## testSlave
module testSlave(input clk, input reset,
    input  S_AXI_RREADY,
    output S_AXI_RVALID,
    output[5:0] S_AXI_RID,
    output[31:0] S_AXI_RDATA,
    output[1:0] S_AXI_RRESP,
    output S_AXI_RLAST,
    output S_AXI_ARREADY,
    input  S_AXI_ARVALID,
    input [5:0] S_AXI_ARID,
    input [5:0] S_AXI_ARADDR,
    input [7:0] S_AXI_ARLEN,
    input [2:0] S_AXI_ARSIZE,
    input [1:0] S_AXI_ARBURST,
    output S_AXI_WREADY,
    input  S_AXI_WVALID,
    input [31:0] S_AXI_WDATA,
    input [3:0] S_AXI_WSTRB,
    input  S_AXI_WLAST,
    output S_AXI_AWREADY,
    input  S_AXI_AWVALID,
    input [5:0] S_AXI_AWID,
    input [5:0] S_AXI_AWADDR,
    input [7:0] S_AXI_AWLEN,
    input [2:0] S_AXI_AWSIZE,
    input [1:0] S_AXI_AWBURST,
    input  S_AXI_BREADY,
    output S_AXI_BVALID,
    output[5:0] S_AXI_BID,
    output[1:0] S_AXI_BRESP
);
  reg [1:0] axi_bresp;
  wire[1:0] T0;
  wire[1:0] T1;
  wire T2;
  wire T3;
  wire T4;
  wire T5;
  wire T6;
  reg  axi_bvalid;
  wire T7;
  wire T8;
  wire T9;
  wire T10;
  wire T11;
  wire T12;
  wire T13;
  wire T14;
  wire T15;
  reg  axi_wready;
  wire T16;
  wire T17;
  wire T18;
  wire T19;
  wire T20;
  wire T21;
  wire T22;
  wire T23;
  wire T24;
  wire T25;
  wire T26;
  wire T27;
  wire T28;
  reg  axi_awv_awr_flag;
  wire T29;
  wire T30;
  wire T31;
  wire T32;
  wire T33;
  wire T34;
  wire T35;
  reg  axi_arv_arr_flag;
  wire T36;
  wire T37;
  wire T38;
  wire T39;
  wire T40;
  wire T41;
  wire T42;
  wire T43;
  wire T44;
  wire T45;
  wire T46;
  reg  axi_arready;
  wire T47;
  wire T48;
  wire T49;
  wire T50;
  wire T51;
  wire T52;
  wire T53;
  wire T54;
  reg [7:0] axi_arlen;
  wire[7:0] T55;
  wire[7:0] T56;
  wire T57;
  wire T58;
  wire T59;
  wire T60;
  wire T61;
  wire T62;
  ...
For scale: about 2000 cells after synthesis, about 600 flip-flops, roughly 150 I/O pins, ~26000 µm² of cells after synthesis.
clock: 2.54 ns
lec_check: 0
cap_margin: 15
cell_pad_in_sites_detail_placement: 0
core_aspect_ratio: 1.31
core_margin: 2
core_utilization: 18
cts_cluster_diameter: 64
max_routing_layer: met4
place_density: 0.44
slew_margin: 35
tns_end_percent: 40
run.sh (not shown) runs the stock make flow with config.mk's settings and CLKGATE_MAP_FILE=.
Then changed:
CAP_MARGIN = 20   (was 15)
CELL_PAD_IN_SITES_DETAIL_PLACEMENT = unset   (was 0)
CORE_ASPECT_RATIO = unset   (was 1.31)
CORE_UTILIZATION = 40   (was 18)
CTS_CLUSTER_DIAMETER = unset   (was 64)
MAX_ROUTING_LAYER = unset   (was met4)
PLACE_DENSITY = 0.6   (was 0.44)
SLEW_MARGIN = 20   (was 35)
TNS_END_PERCENT = unset   (was 40)
clock period = 3.6 ns   (was 2.54 ns; I/O delays follow)
After rerunning:
- wire length came out lower by 14%
- clock power came out lower by 29%
- non-clock buffer count came out lower by 88
- worst setup slack gains 0.51 ns
- core utilization came out higher by 24 points
- total power came out lower by 31%
- cell count came out lower by 28%
- combinational power came out lower by 40%
- clock-buffer cell count came out higher by 11
Then changed:
CORE_UTILIZATION = 48   (was 40)
clock period = 3.01 ns   (was 3.6 ns; I/O delays follow)
Result:
- worst hold slack improves by 0.0048 ns
- synthesized area stays the same
- routed wire length goes down by 1.8%
- via count goes up by about 0.9%
- worst setup slack degrades by 0.29 ns
Then changed:
CORE_UTILIZATION = 72   (was 48)
CTS_CLUSTER_SIZE = 42   (was unset)
clock period = 2.27 ns   (was 3.01 ns; I/O delays follow)
After rerunning: Now the flow ran to the end with violations: negative setup slack; total power increases by 33%; cell count shrinks by 4.0%; die size falls by 33%; setup slack degrades by 0.48 ns; design area increases by 5.4%; sequential share of layout area falls by 3.0 points; routed wire length grows by 12%; sequential power grows by 33%; critical path depth rises by 2.
Then changed:
CORE_UTILIZATION = 65   (was 72)
CTS_CLUSTER_SIZE = unset   (was 42)
PLACE_DENSITY = unset   (was 0.6)
SETUP_SLACK_MARGIN = 0.4   (was unset)
clock period = 2.39 ns   (was 2.27 ns; I/O delays follow)
The new run went through all stages and came out clean.
Utilization shrinks by 5.4 points.
Total power came out lower by 2.2%.
Flip-flop count stays the same.
Power is estimated from default activity; no workload was simulated.
